Setup of run A:
Design radar, start of the top module:
 module radar(  input clk, input rst, input echo, input [1:0] boton_cambiar_grados, output done, output trigger,
 output [15:0] distance, output PWM, input ultra);
 servo   servo( .clk (clk), .rst(rst), .PWM(PWM), .boton_cambiar_grados(boton_cambiar_grados));
 ultrasonido1 ultrasonido2( .ultra(ultra), .clk(clk), .rst(rst),  .echo(echo), .done(done), .trigger(trigger),.distance(distance));
 endmodule
Size in the first run: roughly 3,700 cells after synthesis, roughly 120 flip-flops, roughly 25 I/O pins, about 22,000 um^2 of cells after synthesis.
export LEC_CHECK = 0
export ABC_AREA = 1
export CAP_MARGIN = 20
export CORE_ASPECT_RATIO = 1.6
export CORE_MARGIN = 2
export CORE_UTILIZATION = 40
export CTS_CLUSTER_DIAMETER = 179
export GPL_ROUTABILITY_DRIVEN = 0
export SETUP_SLACK_MARGIN = 5.0
export SLEW_MARGIN = 20
create_clock -name core_clock -period 25.0 [get_ports {clk}]
run.sh (not shown) runs the stock make flow with config.mk's settings and CLKGATE_MAP_FILE=.
Run A: no failed stages, no open violations at the end
> inputs changed (run A -> run B)
- clearing ABC_AREA, which used to be 1
- clearing SETUP_SLACK_MARGIN, which used to be 5.0
- clearing CORE_ASPECT_RATIO, which used to be 1.6
- clearing CTS_CLUSTER_DIAMETER, which used to be 179
- clearing GPL_ROUTABILITY_DRIVEN, which used to be 0
- swapping 25.0 for 23.5 in the clock period (ns, I/O delays scaled along)
Findings:
In run B, the via count of the first global-routing pass came out 2,329 below the value in run A.
Comparing run A and run B, the higher area share of xor/xnor cells in the synthesized design is on run B.
Worst path setup slack after routing (lower): run B
Run B — number of ordinary and repair buffers in the finished layout about 13% lower, run A as reference
Changes observed in run B relative to run A: wire length dropped about 2.1%; worst slack at placement went down 3330 ps; number of nets in the layout now sits lower.
The lower global-route usage came out of run A.
The maximum clock frequency of run B is lower than that of run A.
The following lists how run C was set up differently from run B:
- TNS_END_PERCENT: unset -> 15
- CORE_UTILIZATION: 40 -> 72
- ABC_AREA: unset -> 1
- PLACE_DENSITY: unset -> 0.36
- the clock period (ns, I/O delays scaled along): 23.5 -> 16.8
Results
Run B went all the way through synthesis, placement and routing and the layout is clean on timing, DRC and antenna. Run C went all the way through the flow, and no timing, DRC or antenna check failed. Note that the non-clock buffer count recorded for run B amounts to 0.30 times the value seen in run C. Run C gives less sequential portion of the cell area than run B did. Per the comparison of run C with run B, post-cts sizing count went up; clock skew went down. Delta (run C minus run B): global-route wire length before repair went down by 1400 um, post-route worst setup slack lower, routed wire length went up by 1600 um, transition at the pin with the smallest max-transition slack moved down, global-route usage increased 14 points.
### run C -> run D
- ABC_AREA no longer set, was 1
- CORE_UTILIZATION now 17, was 72
- PLACE_DENSITY no longer set, was 0.36
- TNS_END_PERCENT no longer set, was 15
- the clock period (ns, I/O delays scaled along) now 32.8, was 16.8
Results
Delta (run D minus run C): global-route usage down 28 points, highest clock frequency the design can meet saw a decrease, worst hold slack after final layout decreased 4.3 ps. Compared with run C, run D shows a higher sequential share of layout area. Run D against run C; post-synthesis cell count from yosys is down by more than a quarter.


radar again, from the RTL that the note above started with.
clock: 23.5 ns
lec_check: 0
cap_margin: 20
core_margin: 2
core_utilization: 43
slew_margin: 20
The baseline finished clean.
Next try:
Settings changed: CORE_UTILIZATION 43 to 65.
Clock period 23.5 ns to 17.0 ns, I/O delays scaled along.
Outcome: This time the run stopped in global routing (5_1_grt); synthesized cell count is unchanged; synthesized area is unchanged; die size is lower by 33%.
Next try:
Settings changed: ABC_AREA set to 1, CAP_MARGIN 20 to 40, CORE_UTILIZATION 65 to 72, CTS_CLUSTER_SIZE set to 98, PLACE_DENSITY set to 0.35.
Clock period 17.0 ns to 12.0 ns, I/O delays scaled along.
=> The changed run failed in detailed placement (3_5_place_dp); die area decreases by 1.1%; synthesized cell count went up by 37%; area after synthesis went up by 9.6%.
Next try:
Settings changed: CAP_MARGIN 40 to 20, CORE_UTILIZATION 72 to 69, CTS_CLUSTER_SIZE 98 to not set, PLACE_DENSITY 0.35 to not set.
After rerunning:
- Now the flow failed in clock tree synthesis (4_1_cts)
- synthesized cell count does not change
- area after synthesis stays the same
- die area came out higher by 4.2%
Next try:
Settings changed: CORE_UTILIZATION 69 to 72, PLACE_DENSITY_LB_ADDON set to 0.2, TNS_END_PERCENT set to 5.
Clock period 12.0 ns to 19.2 ns, I/O delays scaled along.
The new run completed with no timing, DRC or antenna violations. Synthesized area does not change. Die size shrinks by a few percent. Synthesized cell count is unchanged.


Starting RTL as in the previous note.
==> flow/config.mk <==
export PLATFORM = sky130hd
export DESIGN_NAME = radar
export DESIGN_NICKNAME = radar
export VERILOG_FILES = /design/flow/design.v
export SDC_FILE = /design/flow/constraint.sdc
export NUM_CORES = 4
export LEC_CHECK = 0
export ABC_AREA = 1
export CAP_MARGIN = 20
export CELL_PAD_IN_SITES_GLOBAL_PLACEMENT = 0
export CORE_ASPECT_RATIO = 1.78
export CORE_MARGIN = 2
export CORE_UTILIZATION = 64
export CTS_CLUSTER_DIAMETER = 393
export GPL_ROUTABILITY_DRIVEN = 0
export PLACE_DENSITY_LB_ADDON = 0.01
export SLEW_MARGIN = 20
export TNS_END_PERCENT = 25
==> flow/constraint.sdc <==
create_clock -name core_clock -period 19.3 [get_ports {clk}]
set_input_delay 3.8600 -clock core_clock [delete_from_list [all_inputs] [get_ports {clk}]]
set_output_delay 3.8600 -clock core_clock [all_outputs]
set_load 0.01 [all_outputs]
The baseline ran to the end with no violations.
Edit:
==> flow/config.mk (replaced) <==
export PLATFORM = sky130hd
export DESIGN_NAME = radar
export DESIGN_NICKNAME = radar
export VERILOG_FILES = /design/flow/design.v
export SDC_FILE = /design/flow/constraint.sdc
export NUM_CORES = 4
export LEC_CHECK = 0
export CAP_MARGIN = 20
export CORE_ASPECT_RATIO = 1.6
export CORE_MARGIN = 2
export CORE_UTILIZATION = 40
export GPL_ROUTABILITY_DRIVEN = 0
export SLEW_MARGIN = 20
==> flow/constraint.sdc (replaced) <==
create_clock -name core_clock -period 25.0 [get_ports {clk}]
set_input_delay 5.0000 -clock core_clock [delete_from_list [all_inputs] [get_ports {clk}]]
set_output_delay 5.0000 -clock core_clock [all_outputs]
set_load 0.01 [all_outputs]
Effect: Routed wire length came out lower by 8.2%; maximum frequency goes down by 20%; worst setup slack improves by 1.0 ns; non-clock buffer count goes down by 11; cell count goes down by 21%.
Edit:
--- a/flow/config.mk
+++ b/flow/config.mk
@@ -7,0 +8 @@
+export ABC_AREA = 1
@@ -9 +10 @@
-export CORE_ASPECT_RATIO = 1.6
+export CELL_PAD_IN_SITES_GLOBAL_PLACEMENT = 1
@@ -11,3 +12,6 @@
-export CORE_UTILIZATION = 40
-export GPL_ROUTABILITY_DRIVEN = 0
-export SLEW_MARGIN = 20
+export CORE_UTILIZATION = 61
+export CTS_CLUSTER_DIAMETER = 333
+export CTS_CLUSTER_SIZE = 100
+export HOLD_SLACK_MARGIN = 0.15
+export PLACE_DENSITY_LB_ADDON = 0.08
+export SLEW_MARGIN = 0
Result: The new run failed in global placement without I/O, error FLW-0024; die area went down by about 28%; synthesized area increases by about 10%; synthesized cell count rises by 37%.
Edit:
--- a/flow/config.mk
+++ b/flow/config.mk
@@ -8 +8 @@
-export ABC_AREA = 1
+export ABC_AREA = 0
@@ -16,2 +16 @@
-export PLACE_DENSITY_LB_ADDON = 0.08
-export SLEW_MARGIN = 0
+export SLEW_MARGIN = 20
After rerunning: Now the flow finished with timing, DRC and antenna clean. Area after synthesis is lower by 8.7%. Synthesized cell count is lower by about 27%. Die size is lower by 8.6%.


The RTL this note starts from:
==> flow/design.v <==
`timescale 10ns/1ns
module servo( input clk, input rst, output reg PWM, input [1:0]boton_cambiar_grados );
integer contador;
integer frecuencia;
integer auxContador;
reg C;
always@(posedge clk) begin
if (rst) begin
	PWM<=0;
	contador<=0;
end else begin
PWM<=~boton_cambiar_grados;
	auxContador=auxContador+1;
	if(boton_cambiar_grados==1)
		begin
				contador<= contador +1;                      
				if (contador< 75_000) 
				begin
					PWM <= 1;
				end
				else
				if (contador < 1_900_000)  
				begin
				PWM <= 0;
				end
	end			
	else if(boton_cambiar_grados==2)
		begin
				contador<= contador +1;                      
				if (contador<150_000)  
				begin
					PWM <= 1;
				end
				else
				if (contador < 1_850_000)  
				begin
				PWM <= 0;
				end
	end	
	else if(boton_cambiar_grados==3)
		begin
				contador<= contador +1;                      
				if (contador<240_000)	 
				begin
					PWM <= 1;
				end
				else
				if (contador < 1_800_000)  
				begin
				PWM <= 0;
				end
	end
	if(contador >=2_100_000)  
	begin
		contador <= 0;
	end			
end
end
 endmodule 
module ultrasonido1(input ultra, input clk, input rst, input echo, output reg done, output reg trigger, output reg [15:0] distance);
	parameter divH = 1000; 
	parameter divL = 2000;
	integer countF;
	integer countEcho;
	always @(posedge clk) begin 
		if (rst | ultra) 
		begin 
			countF <= 0;
			trigger <= 0;
		end 
		else 
		begin
			countF <= countF +1;  
			if (countF < divH+1)
				trigger <= 1;
			else
			if (countF < divL+1)
				trigger <= 0;
			else 
				countF <= 0;
		end
	end
	always @(posedge clk) begin
		if (rst) begin
			countEcho <= 0;
			done <= 0;
			distance <= 0;
		end
		else if (echo == 1) begin
			countEcho <= countEcho +1;
			done <= 0;
		end
		else
		begin
			if (echo == 0 & countEcho != 0)	
				distance <= (~countEcho*340)/2000000;
				countEcho <=0;
				done <= 1; 	
		end
	end
endmodule
`timescale 10ns/1ns
 module radar(  input clk, input rst, input echo, input [1:0] boton_cambiar_grados, output done, output trigger,
 output [15:0] distance, output PWM, input ultra);
 servo   servo( .clk (clk), .rst(rst), .PWM(PWM), .boton_cambiar_grados(boton_cambiar_grados));
 ultrasonido1 ultrasonido2( .ultra(ultra), .clk(clk), .rst(rst),  .echo(echo), .done(done), .trigger(trigger),.distance(distance));
 endmodule
clock: 15.7 ns
lec_check: 0
abc_area: 1
cap_margin: 20
cell_pad_in_sites_global_placement: 0
core_aspect_ratio: 1.78
core_margin: 2
core_utilization: 72
cts_cluster_diameter: 214
cts_cluster_size: 72
gpl_routability_driven: 0
place_density_lb_addon: 0.01
slew_margin: 20
tns_end_percent: 25
The first run aborted during global routing (5_1_grt) (GRT-0116).
==> next run, changes <==
--- a/flow/config.mk
+++ b/flow/config.mk
@@ -7,10 +7,8 @@
 export LEC_CHECK = 0
-export ABC_AREA = 1
 export CAP_MARGIN = 20
-export CELL_PAD_IN_SITES_GLOBAL_PLACEMENT = 0
+export CELL_PAD_IN_SITES_GLOBAL_PLACEMENT = 1
 export CORE_ASPECT_RATIO = 1.78
 export CORE_MARGIN = 2
-export CORE_UTILIZATION = 72
-export CTS_CLUSTER_DIAMETER = 214
-export CTS_CLUSTER_SIZE = 72
+export CORE_UTILIZATION = 32
+export CTS_CLUSTER_DIAMETER = 393
 export GPL_ROUTABILITY_DRIVEN = 0
==> flow/constraint.sdc (replaced) <==
create_clock -name core_clock -period 39.6 [get_ports {clk}]
set_input_delay 7.9200 -clock core_clock [delete_from_list [all_inputs] [get_ports {clk}]]
set_output_delay 7.9200 -clock core_clock [all_outputs]
set_load 0.01 [all_outputs]
What happened:
- The new run completed with no timing, DRC or antenna violations
- synthesized cell count shrinks by a quarter to a third
- die size went up by well over a third
- synthesized area decreases by a little under a tenth
==> next run, changes <==
--- a/flow/config.mk
+++ b/flow/config.mk
@@ -9,8 +9,8 @@
 export CELL_PAD_IN_SITES_GLOBAL_PLACEMENT = 1
-export CORE_ASPECT_RATIO = 1.78
+export CORE_ASPECT_RATIO = 0.5
 export CORE_MARGIN = 2
-export CORE_UTILIZATION = 32
+export CORE_UTILIZATION = 58
 export CTS_CLUSTER_DIAMETER = 393
 export GPL_ROUTABILITY_DRIVEN = 0
-export PLACE_DENSITY_LB_ADDON = 0.01
+export PLACE_DENSITY_LB_ADDON = 0.18
 export SLEW_MARGIN = 20
Result:
- The changed run completed without violations
- cell area went down by about 2.4%
- routed wire length falls by about 25%
- die size shrinks by 44%
==> next run, changes <==
--- a/flow/config.mk
+++ b/flow/config.mk
@@ -8,9 +8,11 @@
 export CAP_MARGIN = 20
-export CELL_PAD_IN_SITES_GLOBAL_PLACEMENT = 1
+export CELL_PAD_IN_SITES_GLOBAL_PLACEMENT = 0
 export CORE_ASPECT_RATIO = 0.5
 export CORE_MARGIN = 2
-export CORE_UTILIZATION = 58
-export CTS_CLUSTER_DIAMETER = 393
-export GPL_ROUTABILITY_DRIVEN = 0
+export CORE_UTILIZATION = 72
+export CTS_CLUSTER_DIAMETER = 57
+export CTS_CLUSTER_SIZE = 93
+export GPL_ROUTABILITY_DRIVEN = 1
 export PLACE_DENSITY_LB_ADDON = 0.18
+export SETUP_SLACK_MARGIN = 5.0
 export SLEW_MARGIN = 20
Final area came out lower slightly.
Global-route usage rose by 8.9 points.
Count of clock-buffer cells in the layout is higher by 4.
First-iteration DRC count came out higher by about a fifth.
Maximum frequency went up slightly.
